==> build 61 <==
// CPU
module CPU(
				clk,
			  rst_n,
		   IO_stall,
         awid_m_inf,
       awaddr_m_inf,
       awsize_m_inf,
      awburst_m_inf,
        awlen_m_inf,
      awvalid_m_inf,
      awready_m_inf,
        wdata_m_inf,
        wlast_m_inf,
       wvalid_m_inf,
       wready_m_inf,
          bid_m_inf,
        bresp_m_inf,
       bvalid_m_inf,
       bready_m_inf,
         arid_m_inf,
       araddr_m_inf,
        arlen_m_inf,
       arsize_m_inf,
      arburst_m_inf,
      arvalid_m_inf,
      arready_m_inf, 
          rid_m_inf,
        rdata_m_inf,
        rresp_m_inf,
        rlast_m_inf,
       rvalid_m_inf,
       rready_m_inf 
);
input  wire clk, rst_n;
output reg  IO_stall;
parameter ID_WIDTH = 4 , ADDR_WIDTH = 32, DATA_WIDTH = 16, DRAM_NUMBER=2, WRIT_NUMBER=1;
output  wire [WRIT_NUMBER * ID_WIDTH-1:0]        awid_m_inf;
output  wire [WRIT_NUMBER * ADDR_WIDTH-1:0]    awaddr_m_inf;
output  wire [WRIT_NUMBER * 3 -1:0]            awsize_m_inf;
output  wire [WRIT_NUMBER * 2 -1:0]           awburst_m_inf;
output  wire [WRIT_NUMBER * 7 -1:0]             awlen_m_inf;
output  wire [WRIT_NUMBER-1:0]                awvalid_m_inf;
input   wire [WRIT_NUMBER-1:0]                awready_m_inf;
output  wire [WRIT_NUMBER * DATA_WIDTH-1:0]     wdata_m_inf;
output  wire [WRIT_NUMBER-1:0]                  wlast_m_inf;
output  wire [WRIT_NUMBER-1:0]                 wvalid_m_inf;
input   wire [WRIT_NUMBER-1:0]                 wready_m_inf;
input   wire [WRIT_NUMBER * ID_WIDTH-1:0]         bid_m_inf;
input   wire [WRIT_NUMBER * 2 -1:0]             bresp_m_inf;
input   wire [WRIT_NUMBER-1:0]             	   bvalid_m_inf;
output  wire [WRIT_NUMBER-1:0]                 bready_m_inf;
output  wire [DRAM_NUMBER * ID_WIDTH-1:0]       arid_m_inf;
  ...
make LEC_CHECK=0 CAP_MARGIN=5 CORE_MARGIN=2 CORE_UTILIZATION=70 CTS_CLUSTER_DIAMETER=245 CTS_CLUSTER_SIZE=14 HOLD_SLACK_MARGIN=-0.08 SETUP_SLACK_MARGIN=1.02 SLEW_MARGIN=5 finish   # period 4.08 ns
run.sh (not shown) runs the stock make flow with config.mk's settings and CLKGATE_MAP_FILE=.
==> build 53 (differences from build 61) <==
CAP_MARGIN = 20   (was 5)
CORE_UTILIZATION = 72   (was 70)
CTS_CLUSTER_DIAMETER = 30   (was 245)
CTS_CLUSTER_SIZE = 48   (was 14)
HOLD_SLACK_MARGIN = default   (was -0.08)
PLACE_DENSITY_LB_ADDON = 0.26   (was default)
SETUP_SLACK_MARGIN = 0.81   (was 1.02)
SLEW_MARGIN = 20   (was 5)
==> flow/constraint.sdc (replaced) <==
create_clock -name core_clock -period 3.27 [get_ports {clk}]
set_input_delay 0.6540 -clock core_clock [delete_from_list [all_inputs] [get_ports {clk}]]
set_output_delay 0.6540 -clock core_clock [all_outputs]
set_load 0.01 [all_outputs]
==> trial 70 (differences from build 61) <==
CAP_MARGIN = 35   (was 5)
CORE_UTILIZATION = 43   (was 70)
CTS_CLUSTER_DIAMETER = default   (was 245)
CTS_CLUSTER_SIZE = 11   (was 14)
GPL_ROUTABILITY_DRIVEN = 0   (was default)
HOLD_SLACK_MARGIN = 0.03   (was -0.08)
SETUP_SLACK_MARGIN = -0.12   (was 1.02)
SLEW_MARGIN = 20   (was 5)
TNS_END_PERCENT = 75   (was default)
==> flow/constraint.sdc (replaced) <==
create_clock -name core_clock -period 3.8 [get_ports {clk}]
set_input_delay 0.7600 -clock core_clock [delete_from_list [all_inputs] [get_ports {clk}]]
set_output_delay 0.7600 -clock core_clock [all_outputs]
set_load 0.01 [all_outputs]
==> comparison table <==
	build 53	build 61	trial 70
Crit Path Category	-	register to register	register to register
Run status	did not finish	complete, but fails checks	complete, but fails checks
Last stage reached	global routing	-	-
Violated checks	-	setup timing	setup timing
Highest metal used	-	met5	met5
Core Rows	73	74	94
Avg Vias per Cell	-	7.26	6.10
Biggest cell delay along the critical path	-	0.49 ns	0.56 ns
Clock tree from TritonCTS	-	done	done
Combinational power share	-	3.8%	3.2%
Die boundary height	204 um	207 um	263 um
Count of endpoints failing setup in the final report	-	14	18
CP endpoint	-	rd_data[15]	rd_data[12]
Critical Path AT	-	5.71 ns	5.63 ns
Post-CTS setup repair buffer count	83	37	14
Worst Max-Slew Pin Slew	-	1.35 ns	0.951 ns
Leading cell category by total area	-	multi-input combinational cells	multi-input combinational cells
Switching power of the nets	-	0.00200 W	0.00234 W
# fillers	-	2363	6057
Inserted tap cell count	-	532	864
Worst slack after detailed placement	-2.01 ns	-1.20 ns	-1.59 ns
Worst Skew	-	0.0242 ns	0.0317 ns
Total detailed-routing wirelength	-	117000 um	108000 um
Setup_tns	-	-9.85 ns	-11.38 ns
Total of plain and repair buffers excluding clock buffers	-	368	337
Power is estimated from default activity; no workload was simulated.
